==> inputs of v24 <==
==> flow/design.v <==
`timescale 1ns / 1ps
module DilatedCausal1DConv #(
    parameter integer DILATION_FACTOR = 2,
    parameter integer KERNEL_SIZE = 3,
    parameter integer INPUT_CHANNELS = 16,
    parameter integer OUTPUT_CHANNELS = 16
)(
    input clk,
    input reset,
    input wire [INPUT_CHANNELS*8-1:0] x,  
    output reg [OUTPUT_CHANNELS*8-1:0] y,  
    input h_write,
    input [7:0] h_index_channel,
    input [7:0] h_index_filter,
    input [7:0] h_value    
    );
    localparam integer TAPS = DILATION_FACTOR*(KERNEL_SIZE-1) + 1;
    reg signed [7:0] h [0:INPUT_CHANNELS*KERNEL_SIZE-1];        
    reg signed [7:0] x_delay [0:INPUT_CHANNELS*TAPS-1];          
    reg signed [15:0] mul [0:INPUT_CHANNELS*KERNEL_SIZE-1];
    reg signed [15:0] sum [0:OUTPUT_CHANNELS-1];
    integer i,j;
    always @(posedge clk or posedge reset) begin
        if(reset) begin
        for(i = 0; i <= INPUT_CHANNELS-1; i= i+1) begin
            for (j = 0; j <= (DILATION_FACTOR*(KERNEL_SIZE-1)); j = j + 1) begin
                x_delay[i*TAPS+j] <= 8'sh0;
            end           
        end
    end
        else begin
        for(i = 0; i <= INPUT_CHANNELS-1; i= i+1) begin
            for(j=(DILATION_FACTOR*(KERNEL_SIZE-1)); j>0; j=j-1) begin
                x_delay[i*TAPS+j] <= x_delay[i*TAPS+j-1];
            end
            x_delay[i*TAPS] <= x[i*8 +: 8];
        end
    end
end
    always @ (posedge clk or posedge reset) begin  
        if(reset) begin
            for(i = 0; i <= INPUT_CHANNELS-1; i= i+1) begin
                for(j=0; j<KERNEL_SIZE; j=j+1) begin
                    h[i*KERNEL_SIZE+j] <= 8'd1 + j;
                end
            end
        end
        else begin
            for(i = 0; i <= INPUT_CHANNELS-1; i= i+1) begin
                for(j=0; j<KERNEL_SIZE; j=j+1) begin
                    if(h_write == 1 && h_index_channel == i && h_index_filter == j) begin
                        h[i*KERNEL_SIZE+j] <= h_value;
                    end
                end
            end
        end
    end    
always @(*) begin
    for(i = 0; i <= INPUT_CHANNELS-1; i= i+1) begin
        sum[i] = 0;
        for (j = 0; j < KERNEL_SIZE; j = j + 1) begin
            sum[i] = sum[i] + mul[i*KERNEL_SIZE+j];
        end
     end
end
always @(*) begin
    for(i = 0; i <= INPUT_CHANNELS-1; i= i+1) begin
        for(j=0; j< KERNEL_SIZE; j = j + 1) begin
            mul[i*KERNEL_SIZE+j] = x_delay[i*TAPS+DILATION_FACTOR * j] * h[i*KERNEL_SIZE+j];
        end
    end
end
always @(posedge clk or posedge reset) begin
    if (reset) begin
        for(i = 0; i <= OUTPUT_CHANNELS-1; i= i+1) begin
            y[i*8 +: 8] <= 8'sh0;
        end
    end
    else begin
        for(i = 0; i <= OUTPUT_CHANNELS-1; i= i+1) begin
            if(sum[i] >= 127) begin
                y[i*8 +: 8] <= 8'd127;
            end
            else if(sum[i] <=-128) begin
                y[i*8 +: 8] <= -8'd128;
            end
            else begin
                y[i*8 +: 8] <= sum[i][7:0];
            end
        end    
    end
end
endmodule
==> flow/run.sh <==
#!/bin/bash
# the make line also repeats each setting of config.mk as NAME=value (left out here)
make -C /OpenROAD-flow-scripts/flow DESIGN_CONFIG=/design/flow/config.mk WORK_HOME=/design/flow/orfs CLKGATE_MAP_FILE= finish
==> flow/config.mk <==
export PLATFORM = sky130hd
export DESIGN_NAME = DilatedCausal1DConv
export DESIGN_NICKNAME = DilatedCausal1DConv
export VERILOG_FILES = /design/flow/design.v
export SDC_FILE = /design/flow/constraint.sdc
export NUM_CORES = 4
export LEC_CHECK = 0
export ABC_AREA = 1
export CAP_MARGIN = 35
export CORE_ASPECT_RATIO = 1.67
export CORE_MARGIN = 2
export CORE_UTILIZATION = 72
export CTS_CLUSTER_DIAMETER = 243
export CTS_CLUSTER_SIZE = 15
export MAX_ROUTING_LAYER = met5
export PLACE_DENSITY_LB_ADDON = 0.03
export SETUP_SLACK_MARGIN = 1.81
export SLEW_MARGIN = 20
==> flow/constraint.sdc <==
create_clock -name core_clock -period 5.34 [get_ports {clk}]
set_input_delay 1.0680 -clock core_clock [delete_from_list [all_inputs] [get_ports {clk}]]
set_output_delay 1.0680 -clock core_clock [all_outputs]
set_load 0.01 [all_outputs]
==> v10: changes against v24 <==
Settings changed: ABC_AREA 1 to 0, CORE_ASPECT_RATIO 1.67 to 1.17, CTS_CLUSTER_DIAMETER 243 to 29, CTS_CLUSTER_SIZE 15 to 37, PLACE_DENSITY from default to 0.35, PLACE_DENSITY_LB_ADDON 0.03 to default, TNS_END_PERCENT from default to 70.
==> flow/constraint.sdc (replaced) <==
create_clock -name core_clock -period 6.23 [get_ports {clk}]
set_input_delay 1.2460 -clock core_clock [delete_from_list [all_inputs] [get_ports {clk}]]
set_output_delay 1.2460 -clock core_clock [all_outputs]
set_load 0.01 [all_outputs]
==> v1: changes against v24 <==
Settings changed: ABC_AREA 1 to 0, CORE_ASPECT_RATIO 1.67 to 1.17, CTS_CLUSTER_DIAMETER 243 to 44, CTS_CLUSTER_SIZE 15 to 37, PLACE_DENSITY from default to 0.42, PLACE_DENSITY_LB_ADDON 0.03 to default, TNS_END_PERCENT from default to 70.
==> flow/constraint.sdc (replaced) <==
create_clock -name core_clock -period 6.23 [get_ports {clk}]
set_input_delay 1.2460 -clock core_clock [delete_from_list [all_inputs] [get_ports {clk}]]
set_output_delay 1.2460 -clock core_clock [all_outputs]
set_load 0.01 [all_outputs]
==> results_slide.txt <==
Key Metrics from the Run

Pwr
  – Pwr/cell area: 141 mW/mm²
  – Top Consumer: the clock network
  – Total Power: 0.0274 W

Final timing
  – Fin worst setup slack: -0.852 ns
  – Final setup fails: 126

Final layout
  – Nets: 22422
  – Cell area after layout: 0.195 mm²

Clocking
  – Clock tree buffer depth: 4

Logic synthesis
  – Syn avg cell area: 10.5 µm²
  – Top post-synthesis cells by area: fa_1, dfrtp_1, inv_1

Run status
  – SO Viols: setup timing
  – Status: complete, but fails checks

Critical path
  – Critical Path Source: x_delay[45][3]
  – Crit-path max FO: 5
That was v1.
==> results_slide.txt <==
Key Metrics from the Run

Pwr
  – Total Power: 0.0178 W
  – Top Consumer: registers

Final layout
  – Nets: 26050
  – Filler instances: 12614

Run status
  – Status: complete, but fails checks
  – SO Viols: setup timing

Final timing
  – Final setup fails: 128
  – Fin worst setup slack: -1.41 ns

Critical path
  – Critical Path Source: x_delay[75][4]
  – Crit-path max FO: 7

Clocking
  – Clock tree buffer depth: 3

Floorplanning
  – Well Taps: 2990
That was v24.
==> results_slide.txt <==
Key Metrics from the Run

Pwr
  – Top Consumer: the clock network
  – Total Power: 0.0328 W
  – Pwr/cell area: 165 mW/mm²

Critical path
  – CP endpoint: y[72]

Logic synthesis
  – Top post-synthesis cells by area: fa_1, dfrtp_1, inv_1
  – Syn avg cell area: 10.5 µm²

Final layout
  – Cell area after layout: 0.199 mm²
  – Nets: 22555

Final timing
  – Final setup fails: 126
  – Fmax: 140 MHz
  – Fin worst setup slack: -0.921 ns

Run status
  – Status: complete, but fails checks
  – SO Viols: setup timing

Clocking
  – Clock tree buffer depth: 4
That was v10.


==> inputs of branch juniper <==
RTL: the design.v shown in full above, as it stands there.
==> flow/config.mk <==
export PLATFORM = sky130hd
export DESIGN_NAME = DilatedCausal1DConv
export DESIGN_NICKNAME = DilatedCausal1DConv
export VERILOG_FILES = /design/flow/design.v
export SDC_FILE = /design/flow/constraint.sdc
export NUM_CORES = 4
export LEC_CHECK = 0
export CAP_MARGIN = 20
export CORE_MARGIN = 2
export CORE_UTILIZATION = 69
export CTS_CLUSTER_SIZE = 99
export SLEW_MARGIN = 20
==> flow/constraint.sdc <==
create_clock -name core_clock -period 7.01 [get_ports {clk}]
set_input_delay 1.4020 -clock core_clock [delete_from_list [all_inputs] [get_ports {clk}]]
set_output_delay 1.4020 -clock core_clock [all_outputs]
set_load 0.01 [all_outputs]
run.sh (not shown) runs the stock make flow with config.mk's settings and CLKGATE_MAP_FILE=.
==> branch onyx (differences from branch juniper) <==
ABC_AREA = 0   (was default)
CAP_MARGIN = 0   (was 20)
CORE_ASPECT_RATIO = 0.61   (was default)
CORE_MARGIN = 9   (was 2)
CORE_UTILIZATION = 54   (was 69)
CTS_CLUSTER_DIAMETER = 44   (was default)
CTS_CLUSTER_SIZE = 28   (was 99)
MAX_ROUTING_LAYER = met5   (was default)
MIN_ROUTING_LAYER = met1   (was default)
PLACE_DENSITY_LB_ADDON = 0.09   (was default)
SETUP_SLACK_MARGIN = 1.81   (was default)
==> flow/constraint.sdc (replaced) <==
create_clock -name core_clock -period 10.7 [get_ports {clk}]
set_input_delay 2.1400 -clock core_clock [delete_from_list [all_inputs] [get_ports {clk}]]
set_output_delay 2.1400 -clock core_clock [all_outputs]
set_load 0.01 [all_outputs]
==> branch zinc (differences from branch juniper) <==
CORE_UTILIZATION = 65   (was 69)
CTS_CLUSTER_DIAMETER = 35   (was default)
CTS_CLUSTER_SIZE = default   (was 99)
SETUP_SLACK_MARGIN = 1.3   (was default)
==> flow/constraint.sdc (replaced) <==
create_clock -name core_clock -period 6.39 [get_ports {clk}]
set_input_delay 1.2780 -clock core_clock [delete_from_list [all_inputs] [get_ports {clk}]]
set_output_delay 1.2780 -clock core_clock [all_outputs]
set_load 0.01 [all_outputs]
==> branch willow (differences from branch juniper) <==
CELL_PAD_IN_SITES_DETAIL_PLACEMENT = 2   (was default)
CORE_ASPECT_RATIO = 0.59   (was default)
CORE_MARGIN = 7   (was 2)
CORE_UTILIZATION = 39   (was 69)
CTS_CLUSTER_SIZE = 94   (was 99)
MIN_ROUTING_LAYER = met1   (was default)
PLACE_DENSITY_LB_ADDON = 0.22   (was default)
SETUP_SLACK_MARGIN = -0.3   (was default)
==> flow/constraint.sdc (replaced) <==
create_clock -name core_clock -period 5.91 [get_ports {clk}]
set_input_delay 1.1820 -clock core_clock [delete_from_list [all_inputs] [get_ports {clk}]]
set_output_delay 1.1820 -clock core_clock [all_outputs]
set_load 0.01 [all_outputs]
==> results.toml <==
# generated from flow reports
[cells_and_area]
seq_cells = 1152
logic_gates = 9709
final_cell_area_sq_um = 174000
syn_to_final_growth_pct = 9.24
final_util_pct = 59.4

[run_status]
outcome = "finished clean"

[critical_path]
cp_slowest_cell = "dfstp_2"
cp-end-kind = "register"
cp_max_fo = 9

[sta]
finalCriticalPeriod_ns = 7.57
period_used_pct = 70.7
final_hold_viol_count = 0
tightest_slew_ns = 1.17

[pwr]
p_clk_share_pct = 47.3
leakage_nw = 89.8

[route]
wl_per_cell_microns = 20.5

[clock_network]
postCtsSetupRepairBufs = 0

[placed_design]
place_ws_ns = 3.26
[end of results for branch onyx]
==> results.toml <==
# implementation run metrics
[run_status]
outcome = "did not finish"
lastStage = "global routing"

[logic_synthesis]
top_cell = "inv_1"
synthSimpleGateAreaFrac_pct = 11.9
ys_cells = 15122
aoi_share_pct = 2.67
synth-edff-count = 0
ys_seq_share_pct = 18.1
xor_area_share_pct = 2.76
mux_area_share_pct = 2.52
top_area_share_pct = 42.8

[clock_network]
clockRootBuffer = "clkbuf_16"
postCtsSetupRepairBufs = 242

[placed_design]
numPortBuffers = 282
place_ws_ns = -1.71

[die]
num_rows = 180
initCoreUtil_pct = 39.2
io_pins = 283
[end of results for branch willow]
==> results.toml <==
# generated from flow reports
[run_status]
outcome = "finished clean"

[route]
wl_per_cell_microns = 20.2

[sta]
finalCriticalPeriod_ns = 6.88

[cells_and_area]
seq_cells = 1152
final_cell_area_sq_um = 176000
final_util_pct = 76.4

[placed_design]
place_ws_ns = -0.159

[critical_path]
cp-end-kind = "register"
cp_slowest_cell = "dfstp_2"

[pwr]
leakage_nw = 90.7
[end of results for branch juniper]
==> results.toml <==
# generated from flow reports
[run_status]
outcome = "complete, but fails checks"
so.violations = "setup timing"

[cells_and_area]
final_cell_area_sq_um = 199000
logic_gates = 9709
syn_to_final_growth_pct = 25.0
final_util_pct = 81.8

[critical_path]
cp_max_fo = 4

[route]
wl_per_cell_microns = 20.3

[sta]
fin_ws_ns = -0.530
final_hold_viol_count = 0
finalCriticalPeriod_ns = 6.92
setup_viol = 116
period_used_pct = 108
[end of results for branch zinc]
Power is estimated from default activity; no workload was simulated.
